==> v4: inputs <==
==> flow/design.v <==
package calc_pkg;
    typedef struct packed {
        logic on;
        logic off;
        logic mem_rc;
        logic mem_sub;
        logic mem_add;
        logic op_percent;
        logic op_sqrt;
        logic op_div;
        logic op_mul;
        logic op_sub;
        logic op_add;
        logic op_eq;
        logic dot;
        logic num_1;
        logic num_2;
        logic num_3;
        logic num_4;
        logic num_5;
        logic num_6;
        logic num_7;
        logic num_8;
        logic num_9;
        logic num_0;
    } buttons_t;
    typedef enum logic [4:0] {
        B_NONE,          
        B_ON,            
        B_OFF,           
        B_MEM_RC,        
        B_MEM_SUB,       
        B_MEM_ADD,       
        B_OP_PERCENT,    
        B_OP_SQRT,       
        B_OP_DIV,        
        B_OP_MUL,        
        B_OP_SUB,        
        B_OP_ADD,        
        B_OP_EQ,         
        B_DOT,           
        B_NUM_1,         
        B_NUM_2,         
        B_NUM_3,         
        B_NUM_4,         
        B_NUM_5,         
        B_NUM_6,         
        B_NUM_7,         
        B_NUM_8,         
        B_NUM_9,         
        B_NUM_0,         
        B_UNKNOWN        
    } active_button_t;
    function automatic logic isNumberButton(active_button_t active_button);
        isNumberButton = ((active_button >= calc_pkg::B_NUM_1) && (active_button <= calc_pkg::B_NUM_0));
    endfunction
    function automatic logic isOpButton(active_button_t active_button);
        isOpButton = ((active_button >= calc_pkg::B_OP_DIV) && (active_button <= calc_pkg::B_OP_ADD));
    endfunction
    function automatic logic isEqButton(active_button_t active_button);
        isEqButton = (active_button == calc_pkg::B_OP_EQ);
    endfunction
    function automatic logic isDotButton(active_button_t active_button);
        isDotButton = (active_button == calc_pkg::B_DOT);
    endfunction
    typedef logic [3:0] bcd_t;
    function automatic logic [6:0] bcd2segments(bcd_t bcd);
        unique case (bcd)
            4'd0: bcd2segments = 7'b1111110;
            4'd1: bcd2segments = 7'b0110000;
            4'd2: bcd2segments = 7'b1101101;
            4'd3: bcd2segments = 7'b1111001;
            4'd4: bcd2segments = 7'b0110011;
            4'd5: bcd2segments = 7'b1011011;
            4'd6: bcd2segments = 7'b1011111;
            4'd7: bcd2segments = 7'b1110000;
            4'd8: bcd2segments = 7'b1111111;
            4'd9: bcd2segments = 7'b1111011;
            default: bcd2segments = 7'bxxxxxxx;
        endcase
    endfunction
    typedef enum logic [1:0] {
        OP_NONE,
        OP_ADD,
        OP_MUL,
        OP_DIV
    } op_t;
    function automatic op_t button2op(active_button_t active_button);
        unique case (active_button)
            calc_pkg::B_OP_DIV: button2op = calc_pkg::OP_DIV;
            calc_pkg::B_OP_MUL: button2op = calc_pkg::OP_MUL;
            calc_pkg::B_OP_SUB: button2op = calc_pkg::OP_ADD;
            calc_pkg::B_OP_ADD: button2op = calc_pkg::OP_ADD;
            default: button2op = calc_pkg::OP_NONE;
        endcase
    endfunction
    function automatic bcd_t button2bcd(active_button_t active_button);
        unique case (active_button)
            calc_pkg::B_NUM_1: button2bcd = 1;
            calc_pkg::B_NUM_2: button2bcd = 2;
            calc_pkg::B_NUM_3: button2bcd = 3;
            calc_pkg::B_NUM_4: button2bcd = 4;
            calc_pkg::B_NUM_5: button2bcd = 5;
            calc_pkg::B_NUM_6: button2bcd = 6;
            calc_pkg::B_NUM_7: button2bcd = 7;
            calc_pkg::B_NUM_8: button2bcd = 8;
            calc_pkg::B_NUM_9: button2bcd = 9;
            calc_pkg::B_NUM_0: button2bcd = 0;
            default: button2bcd = 0;
        endcase
    endfunction
    parameter NumDigits = 8;
    typedef logic unsigned [$clog2(NumDigits)-1:0] exponent_t;
    typedef struct packed {
        logic error;
        logic sign;
        exponent_t exponent;
        bcd_t [NumDigits-1:0] significand;
    } num_t;
    function automatic num_t neg(num_t num);
        neg = num;
        neg.sign = !num.sign;
    endfunction
endpackage
module alu_add (
    input   logic           clk_i,
    input   logic           rst_i,
    input   logic [36:0]    left_i,      
    input   logic [36:0]    right_i,     
    output  logic           in_ready_o,
    input   logic           in_valid_i,
    output  logic [36:0]    result_o,    
    input   logic           out_ready_i,
    output  logic           out_valid_o
);
typedef enum logic [1:0] {
    S_IDLE,
    S_NORMALIZE,
    S_ADD,
    S_RENORMALIZE
} state_t;
state_t state_d, state_q;
logic [$clog2(calc_pkg::NumDigits):0] counter_d, counter_q;
logic in_ready_d, in_ready_q;
logic out_valid_d, out_valid_q;
assign out_valid_o = out_valid_q;
assign in_ready_o = in_ready_q;
calc_pkg::num_t left_d, left_q;
calc_pkg::num_t right_d, right_q;
calc_pkg::num_t result_d, result_q;
calc_pkg::bcd_t result_extra_d, result_extra_q;
logic carryborrow_d, carryborrow_q;
assign result_o = out_valid_q ? result_q : '0;
logic [4:0] nibble_sum;
always_comb begin
    nibble_sum = 'x;
    carryborrow_d = carryborrow_q;
    if (state_q != S_ADD) begin
        carryborrow_d = 0;
    end else if (left_q.sign == right_q.sign) begin
        nibble_sum =
            left_q.significand[counter_q]
            + right_q.significand[counter_q]
            + 4'(carryborrow_q);
        if (nibble_sum >= 10) begin
            nibble_sum += 6;
        end
        carryborrow_d = nibble_sum[4];
    end else begin
        if (left_q.significand > right_q.significand) begin
            nibble_sum =
                6'(left_q.significand[counter_q])
                - 6'(right_q.significand[counter_q])
                - 6'(carryborrow_q);
        end else begin
            nibble_sum =
                6'(right_q.significand[counter_q])
                - 6'(left_q.significand[counter_q])
                - 6'(carryborrow_q);
        end
        carryborrow_d = nibble_sum[4];
        if ($signed(nibble_sum) < 0) begin
            nibble_sum += 10;
        end
    end
end
always_comb begin
    state_d = state_q;
    out_valid_d = out_valid_q;
    in_ready_d = in_ready_q;
    counter_d = counter_q;
    left_d = left_q;
    right_d = right_q;
    result_d = result_q;
    result_extra_d = result_extra_q;
    unique case (state_q)
        S_IDLE: begin
            result_d = '0;
            if (in_valid_i) begin
                left_d = left_i;
                right_d = right_i;
                state_d = S_NORMALIZE;
                in_ready_d = 0;
            end
        end
        S_NORMALIZE: begin
            if (left_q.exponent < right_q.exponent) begin
                left_d.significand = (left_q.significand >> 4);
                left_d.exponent++;
            end else if (left_q.exponent > right_q.exponent) begin
                right_d.significand = (right_q.significand >> 4);
                right_d.exponent++;
            end else begin
                state_d = S_ADD;
                counter_d = 0;
            end
        end
        S_ADD: begin
            result_d.exponent = left_q.exponent;
            if (left_q.sign == right_q.sign) begin
                result_extra_d = carryborrow_d;
            end
            if (left_q.significand > right_q.significand) begin
                result_d.sign = left_q.sign;
            end else begin
                result_d.sign = right_q.sign;
            end
            result_d.significand[counter_q] = 4'(nibble_sum);
            counter_d++;
            if (counter_d == calc_pkg::NumDigits) begin
                state_d = S_RENORMALIZE;
            end
        end
        S_RENORMALIZE: begin
            if (result_extra_q != '0) begin  
                result_extra_d = '0;
                result_d.significand = ({result_extra_q, result_q.significand} >> 4);
                result_d.exponent++;
                if (result_d.exponent == 0)
                    result_d.error = 1;
            end else if ((result_q.exponent != 0) && (result_q.significand[calc_pkg::NumDigits-1] == 0)) begin  
                result_d.significand = (result_q.significand << 4);
                result_d.exponent--;
            end else begin  
                out_valid_d = 1;
                if (result_d.significand == 0)
                    result_d.sign = 0;
                if (out_valid_q && out_ready_i) begin
                    state_d = S_IDLE;
                    out_valid_d = 0;
                    in_ready_d = 1;
                    result_d = '0;
                end
            end
        end
    endcase
end
always_ff @(posedge clk_i) begin
    if (rst_i) begin
        state_q <= S_IDLE;
        out_valid_q <= 0;
        in_ready_q <= 1;
        counter_q <= '0;
        left_q <= '0;
        right_q <= '0;
        result_q <= '0;
        result_extra_q <= '0;
        carryborrow_q <= 0;
    end else begin
        state_q <= state_d;
        out_valid_q <= out_valid_d;
        in_ready_q <= in_ready_d;
        counter_q <= counter_d;
        left_q <= left_d;
        right_q <= right_d;
        result_q <= result_d;
        result_extra_q <= result_extra_d;
        carryborrow_q <= carryborrow_d;
    end
end
endmodule
==> flow/run.sh <==
#!/bin/bash
# the make line also repeats each setting of config.mk as NAME=value (left out here)
make -C /OpenROAD-flow-scripts/flow DESIGN_CONFIG=/design/flow/config.mk WORK_HOME=/design/flow/orfs CLKGATE_MAP_FILE= finish
==> flow/config.mk <==
export PLATFORM = sky130hd
export DESIGN_NAME = alu_add
export DESIGN_NICKNAME = alu_add
export VERILOG_FILES = /design/flow/design.v
export SDC_FILE = /design/flow/constraint.sdc
export NUM_CORES = 4
export LEC_CHECK = 0
export ABC_AREA = 0
export CAP_MARGIN = 20
export CORE_ASPECT_RATIO = 1.32
export CORE_MARGIN = 2
export CORE_UTILIZATION = 72
export CTS_CLUSTER_DIAMETER = 397
export CTS_CLUSTER_SIZE = 95
export SETUP_SLACK_MARGIN = 1.53
export SLEW_MARGIN = 20
==> flow/constraint.sdc <==
create_clock -name core_clock -period 6.53 [get_ports {clk_i}]
set_input_delay 1.3060 -clock core_clock [delete_from_list [all_inputs] [get_ports {clk_i}]]
set_output_delay 1.3060 -clock core_clock [all_outputs]
set_load 0.01 [all_outputs]
==> v35: changes against v4 <==
- ABC_AREA: 0 -> default
- CORE_ASPECT_RATIO: 1.32 -> default
- CTS_CLUSTER_DIAMETER: 397 -> default
- CTS_CLUSTER_SIZE: 95 -> 80
- PLACE_DENSITY: default -> 0.37
- SETUP_SLACK_MARGIN: 1.53 -> default
==> flow/constraint.sdc (replaced) <==
create_clock -name core_clock -period 3.94 [get_ports {clk_i}]
set_input_delay 0.7880 -clock core_clock [delete_from_list [all_inputs] [get_ports {clk_i}]]
set_output_delay 0.7880 -clock core_clock [all_outputs]
set_load 0.01 [all_outputs]
==> v3: changes against v4 <==
- ABC_AREA: 0 -> default
- CORE_ASPECT_RATIO: 1.32 -> default
- CORE_UTILIZATION: 72 -> 68
- CTS_CLUSTER_DIAMETER: 397 -> 350
- CTS_CLUSTER_SIZE: 95 -> default
- SETUP_SLACK_MARGIN: 1.53 -> default
==> flow/constraint.sdc (replaced) <==
create_clock -name core_clock -period 4.3 [get_ports {clk_i}]
set_input_delay 0.8600 -clock core_clock [delete_from_list [all_inputs] [get_ports {clk_i}]]
set_output_delay 0.8600 -clock core_clock [all_outputs]
set_load 0.01 [all_outputs]
==> notes <==
Synthesized cell count is the same in v35 and v4. Between v35 and v3, the lower global-route usage is in v3 (gap 9.9 points). Against v4, the clock skew of v35 is higher by 1.8 ps. Total power, lowest first: v4, v3, v35. The highest register-to-register slack belongs to v4, the lowest to v35. v4 passed the timing, DRC and antenna checks. v35 produced a layout that fails on negative setup slack. v3 finished clean. Clock-buffer cell count: v4 is lower than v35 (3). Routed wire length: v35 is higher than v3 (47%). In v4 the final cell count is smaller than in v35, by about 2.7%. Sequential power, highest first: v35, v3, v4.
==> figures <==
|  | v35 | v4 | v3 |
|---|---|---|---|
| Total placed instance area | 10,000 um2 | 9840 um2 | 9970 um2 |
| Final clock period utilization by the worst path | 113% | 71.1% | 93.0% |
| Result of the run | finished with violations | no timing/DRC/antenna violations | no timing/DRC/antenna violations |
| Violated checks | negative setup slack | - | - |
| Reg-to-reg critical path startpoint | counter_q[0] | counter_q[0] | counter_q[1] |
| Met3 Use GR | 12.3% | 7.66% | 9.94% |
| Standard-cell row count | 40 | 46 | 41 |
| Stage-log warning count | 43 | 44 | 44 |
| Average via count per standard cell | 7.90 | 6.93 | 6.50 |
| Highest routed layer | met5 | met4 | met4 |
| Power in combinational cells | 2810 uW | 1290 uW | 1900 uW |
| Average routed wire per standard cell | 28.6 um | 21.4 um | 19.4 um |
| Vias in the first global route | 9,043 | 8,450 | 8,163 |
| TNS Setup | -6880 ps | 0 ps | 0 ps |
| Taps Inserted | 147 | 144 | 172 |
| Tally of clock buffers in the finished layout | 21 | 18 | 21 |
| Net total in the final layout | 1,282 | 1,250 | 1,262 |
| Crit path capture | result_q[27] | result_q[10] | result_q[14] |
| Vias | 10,300 | 8,747 | 8,462 |
| Grt met2 use | 78.9% | 74.0% | 64.3% |
| Peak supply drop | 0.415 mV | 0.199 mV | 0.338 mV |

---

==> harbor <==
Starts from the design.v that is shown in full above.
clock: 3.94 ns
lec_check: 0
cap_margin: 20
core_margin: 2
core_utilization: 72
cts_cluster_size: 91
place_density: 0.95
slew_margin: 20
run.sh (not shown) runs the stock make flow with config.mk's settings and CLKGATE_MAP_FILE=.
==> inputs of tundra, as changes to harbor <==
- CTS_CLUSTER_DIAMETER: unset -> 397
- CTS_CLUSTER_SIZE: 91 -> 95
- PLACE_DENSITY: 0.95 -> unset
==> flow/constraint.sdc (replaced) <==
create_clock -name core_clock -period 6.72 [get_ports {clk_i}]
set_input_delay 1.3440 -clock core_clock [delete_from_list [all_inputs] [get_ports {clk_i}]]
set_output_delay 1.3440 -clock core_clock [all_outputs]
set_load 0.01 [all_outputs]
==> run notes <==
Implementation numbers.

- The flow ran to the end and the layout has no timing, DRC or antenna violations.
- The growth of design area from synthesis to finish is 20.61%.
- The final timing report counts setup violations totalling 0.
- The routability congestion estimate from global placement is 0.9541.
- The pin count of the biggest net entering global routing is around 110.
(the above is from tundra)
==> run notes <==
Implementation numbers.

- The growth of design area from synthesis to finish reads 24.85%.
- The setup violation total in the final timing report is 25.
- The reasons given for failing layout checks are setup timing.
- The run finished, with violations left.
- The smallest setup slack after layout reads -483.5 ps.
- The final weighted congestion recorded by global placement is 1.026.
(the above is from harbor)

---

==> run a: inputs <==
RTL: the design.v shown in full above, as it stands there.
make LEC_CHECK=0 CAP_MARGIN=20 CORE_MARGIN=2 CORE_UTILIZATION=40 SLEW_MARGIN=20 finish   # period 4.76 ns
==> run b: changes against run a <==
--- a/flow/config.mk
+++ b/flow/config.mk
@@ -6,6 +6,7 @@
 export NUM_CORES = 4
 export LEC_CHECK = 0
-export CAP_MARGIN = 20
+export CAP_MARGIN = 0
 export CORE_MARGIN = 2
-export CORE_UTILIZATION = 40
+export CORE_UTILIZATION = 72
+export CTS_CLUSTER_SIZE = 22
 export SLEW_MARGIN = 20
==> flow/constraint.sdc (replaced) <==
create_clock -name core_clock -period 3.94 [get_ports {clk_i}]
set_input_delay 0.7880 -clock core_clock [delete_from_list [all_inputs] [get_ports {clk_i}]]
set_output_delay 0.7880 -clock core_clock [all_outputs]
set_load 0.01 [all_outputs]
==> flow_summary.toml <==
# generated from flow reports
[status]
status = "complete, but fails checks"
failed_checks = "negative setup slack"

[timing]
setup_slack_ns = -0.520
finalSetupViolCount = 24

[placed_design]
dp_cells = 1250

[global_routing]
grt_use_met3_pct = 12.3

[pwr]
clk-power_w = 0.00166
(the above is from run b)
==> flow_summary.toml <==
# generated from flow reports
[status]
status = "complete, no violations"

[placed_design]
dp_cells = 1363

[global_routing]
grt_use_met3_pct = 3.95

[pwr]
clk-power_w = 0.00143

[yosys]
synth_warnings = 1

[timing]
finalSetupViolCount = 0
setup_slack_ns = 0.426

[finish]
clock_buffers = 18
(the above is from run a)

---

==> v25 <==
// alu_add: RTL as listed in full above, without the edits since
make LEC_CHECK=0 CAP_MARGIN=20 CORE_ASPECT_RATIO=1.7 CORE_MARGIN=2 CORE_UTILIZATION=55 CTS_CLUSTER_SIZE=89 GPL_ROUTABILITY_DRIVEN=1 GPL_TIMING_DRIVEN=0 PLACE_DENSITY_LB_ADDON=0.3 SETUP_SLACK_MARGIN=1.51 SLEW_MARGIN=20 TNS_END_PERCENT=20 finish   # period 7.17 ns
==> inputs of v12, as changes to v25 <==
ABC_AREA = 1   (was default)
CORE_ASPECT_RATIO = default   (was 1.7)
CORE_UTILIZATION = 68   (was 55)
CTS_CLUSTER_SIZE = default   (was 89)
GPL_ROUTABILITY_DRIVEN = default   (was 1)
GPL_TIMING_DRIVEN = default   (was 0)
PLACE_DENSITY_LB_ADDON = default   (was 0.3)
SETUP_SLACK_MARGIN = default   (was 1.51)
TNS_END_PERCENT = default   (was 20)
==> flow/constraint.sdc (replaced) <==
create_clock -name core_clock -period 4.73 [get_ports {clk_i}]
set_input_delay 0.9460 -clock core_clock [delete_from_list [all_inputs] [get_ports {clk_i}]]
set_output_delay 0.9460 -clock core_clock [all_outputs]
set_load 0.01 [all_outputs]
==> inputs of v11, as changes to v25 <==
CORE_ASPECT_RATIO = default   (was 1.7)
CORE_UTILIZATION = 70   (was 55)
CTS_CLUSTER_SIZE = 22   (was 89)
GPL_ROUTABILITY_DRIVEN = default   (was 1)
GPL_TIMING_DRIVEN = default   (was 0)
PLACE_DENSITY_LB_ADDON = default   (was 0.3)
SETUP_SLACK_MARGIN = default   (was 1.51)
TNS_END_PERCENT = default   (was 20)
==> flow/constraint.sdc (replaced) <==
create_clock -name core_clock -period 3.94 [get_ports {clk_i}]
set_input_delay 0.7880 -clock core_clock [delete_from_list [all_inputs] [get_ports {clk_i}]]
set_output_delay 0.7880 -clock core_clock [all_outputs]
set_load 0.01 [all_outputs]
==> run notes <==
flow finished, numbers: status failed layout checks, SO Viols setup timing, Worst Setup SP right_q[6]$_SDFFE_PP0P_, gr usage total 0.438, Lkg Pwr 4.22 nW, Final Worst Setup Slack -0.188 ns, CP Max Fanout 7, Finish-stage setup viols 15
-- figures above: v11

==> run notes <==
flow finished, numbers: CP Max Fanout 10, Worst Setup SP counter_q[1]$_SDFFE_PP0P_, Lkg Pwr 4.04 nW, Finish-stage setup viols 0, Final Worst Setup Slack 1.96 ns, status no timing/DRC/antenna violations, gr usage total 0.360, first-pass GRT wire length 46,700 um
-- figures above: v25

==> run notes <==
flow finished, numbers: CP Max Fanout 16, Final Worst Setup Slack 0.370 ns, status no timing/DRC/antenna violations, Finish-stage setup viols 0
-- figures above: v12

Power and IR drop assume default switching activity.
